Design softmax_4, start of the top module:
module softmax_4 (
    input wire clk,
    input wire reset,
    input wire start,
    input wire [15:0] in0, in1, in2, in3,     
    output reg [7:0] out0, out1, out2, out3, 
    output reg done
);
Size in the first run: about 12000 cells after synthesis, roughly 130 flip-flops.
make LEC_CHECK=0 CAP_MARGIN=20 CORE_MARGIN=2 CORE_UTILIZATION=40 CTS_CLUSTER_DIAMETER=372 CTS_CLUSTER_SIZE=98 SLEW_MARGIN=5 TNS_END_PERCENT=20 finish   # period 60.0 ns
run.sh (not shown) runs the stock make flow with config.mk's settings and CLKGATE_MAP_FILE=.
The starting point passed the timing, DRC and antenna checks.
Change:
--- a/flow/config.mk
+++ b/flow/config.mk
@@ -10,5 +10,2 @@
-export CORE_UTILIZATION = 40
-export CTS_CLUSTER_DIAMETER = 372
-export CTS_CLUSTER_SIZE = 98
-export SLEW_MARGIN = 5
-export TNS_END_PERCENT = 20
+export CORE_UTILIZATION = 57
+export SLEW_MARGIN = 20
==> flow/constraint.sdc (replaced) <==
create_clock -name core_clock -period 49.1 [get_ports {clk}]
set_input_delay 9.8200 -clock core_clock [delete_from_list [all_inputs] [get_ports {clk}]]
set_output_delay 9.8200 -clock core_clock [all_outputs]
set_load 0.01 [all_outputs]
Result:
- The new run produced a layout that fails on negative setup slack
- sequential share of layout area decreases by 0.68 points
- design area increases by a quarter to a third
- clock skew decreases by 20 ps
- setup slack degrades by 7600 ps
- non-clock buffer count increases by 3543
- wire length increases by about a fifth
- global-route usage increases by 16 points


softmax_4 again, from the RTL that the note above started with.
make LEC_CHECK=0 ABC_AREA=1 CAP_MARGIN=15 CORE_MARGIN=2 CORE_UTILIZATION=72 CTS_CLUSTER_DIAMETER=303 CTS_CLUSTER_SIZE=99 SLEW_MARGIN=20 finish   # period 55.4 ns
The baseline stopped in 5_1_grt.
Then changed:
CTS_CLUSTER_DIAMETER = 371   (was 303)
CTS_CLUSTER_SIZE = 98   (was 99)
HOLD_SLACK_MARGIN = -0.09   (was not set)
clock period = 27.6 ns   (was 55.4 ns; I/O delays follow)
=> The changed run did not get past 3_5_place_dp. Die size stays the same. Area after synthesis does not change. Synthesized cell count does not change.
Then changed:
ABC_AREA = not set   (was 1)
CAP_MARGIN = 20   (was 15)
CORE_UTILIZATION = 58   (was 72)
CTS_CLUSTER_DIAMETER = not set   (was 371)
CTS_CLUSTER_SIZE = not set   (was 98)
HOLD_SLACK_MARGIN = not set   (was -0.09)
clock period = 56.0 ns   (was 27.6 ns; I/O delays follow)
What happened:
- This time the run went through all stages and came out clean
- area after synthesis goes down slightly
- die size goes up by about a fifth
- synthesized cell count goes down by about a fifth
Then changed:
CORE_UTILIZATION = 57   (was 58)
clock period = 48.8 ns   (was 56.0 ns; I/O delays follow)
Outcome: Now the flow completed, yet does not pass: setup timing; critical path depth is higher by 4; routed wire length increases by 10%; clock skew hardly moves; fmax rises by 0.73%; worst setup slack degrades by 6.8 ns; cell area went up by 15%.
Then changed:
CORE_UTILIZATION = 63   (was 57)
clock period = 46.3 ns   (was 48.8 ns; I/O delays follow)
=>
- With this change the flow never finished: it broke off in 5_1_grt on GRT-0232
- die area drops by 9.4%
- synthesized cell count stays the same
- synthesized area stays the same
Then changed:
ABC_AREA = 1   (was not set)
CORE_UTILIZATION = 72   (was 63)
CTS_CLUSTER_SIZE = 98   (was not set)
clock period = 56.0 ns   (was 46.3 ns; I/O delays follow)
After rerunning: The new run failed in 5_1_grt with GRT-0232. Synthesized area goes up by 1.8%. Die size came out lower by 11%. Synthesized cell count goes up by 18%.


run A:
The RTL this note starts from:
==> flow/design.v <==
module softmax_4 (
    input wire clk,
    input wire reset,
    input wire start,
    input wire [15:0] in0, in1, in2, in3,     
    output reg [7:0] out0, out1, out2, out3, 
    output reg done
);
    parameter IDLE = 2'd0, EXP = 2'd1, DIVIDE = 2'd2, DONE = 2'd3;
    reg [1:0] state;
    reg [15:0] exp0, exp1, exp2, exp3;
    wire [17:0] sum_exp;
    reg [7:0] result0, result1, result2, result3;
    always @(posedge clk or posedge reset) begin
        if (reset)
            state <= IDLE;
        else begin
            case (state)
                IDLE:    state <= (start) ? EXP : IDLE;
                EXP:     state <= DIVIDE;
                DIVIDE:  state <= DONE;
                DONE:    state <= IDLE;
                default: state <= IDLE;
            endcase
        end
    end
    wire [31:0] x_sq0, x_sq1, x_sq2, x_sq3;
    assign x_sq0 = in0 * in0;
    assign x_sq1 = in1 * in1;
    assign x_sq2 = in2 * in2;
    assign x_sq3 = in3 * in3;
    assign sum_exp = exp0 + exp1 + exp2 + exp3;
    always @(posedge clk) begin
        if (reset) begin
            exp0 <= 0; exp1 <= 0; exp2 <= 0; exp3 <= 0;
            done <= 0;
        end else begin
            case (state)
                EXP: begin
                    exp0 <= 16'd256 + in0 + (x_sq0 >> 9);
                    exp1 <= 16'd256 + in1 + (x_sq1 >> 9);
                    exp2 <= 16'd256 + in2 + (x_sq2 >> 9);
                    exp3 <= 16'd256 + in3 + (x_sq3 >> 9);
                end
                DIVIDE: begin
                    if (sum_exp != 0) begin
                        result0 <= ({8'd0, exp0} * 24'd255) / sum_exp;
                        result1 <= ({8'd0, exp1} * 24'd255) / sum_exp;
                        result2 <= ({8'd0, exp2} * 24'd255) / sum_exp;
                        result3 <= ({8'd0, exp3} * 24'd255) / sum_exp;
                    end else begin
                        result0 <= 0;
                        result1 <= 0;
                        result2 <= 0;
                        result3 <= 0;
                    end
                end
                DONE: begin
                    out0 <= result0;
                    out1 <= result1;
                    out2 <= result2;
                    out3 <= result3;
                    done <= 1;
                end
                default: begin
                    done <= 0;
                end
            endcase
        end
    end
endmodule
clock: 73.5 ns
lec_check: 0
cap_margin: 25
cell_pad_in_sites_global_placement: 1
core_aspect_ratio: 1.8
core_margin: 8
core_utilization: 55
cts_cluster_diameter: 397
cts_cluster_size: 98
gpl_timing_driven: 1
max_routing_layer: met4
min_routing_layer: met1
place_density: 0.36
slew_margin: 5
tns_end_percent: 10
Run A: done, clean on timing, DRC and antenna
> inputs changed (run A -> run B)
Settings: removing CELL_PAD_IN_SITES_GLOBAL_PLACEMENT (formerly 1); changing CORE_UTILIZATION from 55 to 66; changing CAP_MARGIN from 25 to 20; removing MAX_ROUTING_LAYER (formerly met4); removing GPL_TIMING_DRIVEN (formerly 1); removing PLACE_DENSITY (formerly 0.36); changing SLEW_MARGIN from 5 to 20; removing TNS_END_PERCENT (formerly 10); removing CORE_ASPECT_RATIO (formerly 1.8); removing MIN_ROUTING_LAYER (formerly met1); removing CTS_CLUSTER_DIAMETER (formerly 397); removing CTS_CLUSTER_SIZE (formerly 98); changing CORE_MARGIN from 8 to 2; changing the clock period (ns, I/O delays scaled along) from 73.5 to 19.9.
==> results <==
- Count of mapped cells out of synthesis: run B vs run A identical
- [compare] base=run A new=run B: post-CTS setup buffer count went up, area fraction in and, or, nand and nor cells flat.
- NOTE: initial cell density of the core in run B exceeds that of run A
- Cell resize tally after clock tree synthesis ends up higher on run B.
- Going from run A to run B, die footprint decreased 21%; post-placement worst setup slack went down; core box area lost about 17%.
- As far as async set or reset register ratio after synthesis is concerned, run B and run A perform about the same.
- Run B did not make it past global routing (5_1_grt), where a tool error ended it.
### run B -> run C
Settings: swapping 66 for 40 in CORE_UTILIZATION; swapping 19.9 for 57.9 in the clock period (ns, I/O delays scaled along).
### Flow results
The flow did not stop early for run C: all stages ran, and the layout cleared the timing, DRC and antenna checks.
Side by side, initial standard-cell utilization of the core turned out lower in run C than in run B.
Horizontal extent of the die ended up 28% higher on run C than on run B.
Compared with run B, in run C total standard cell area after synthesis level; post-placement cell area moved down; vertical die dimension moved up; area of the core region moved up.
Comparing run B against run C, there is no change at all in average instance area after synthesis.
Sort run B and run C by number of rows created at floorplan asc -> top: run B
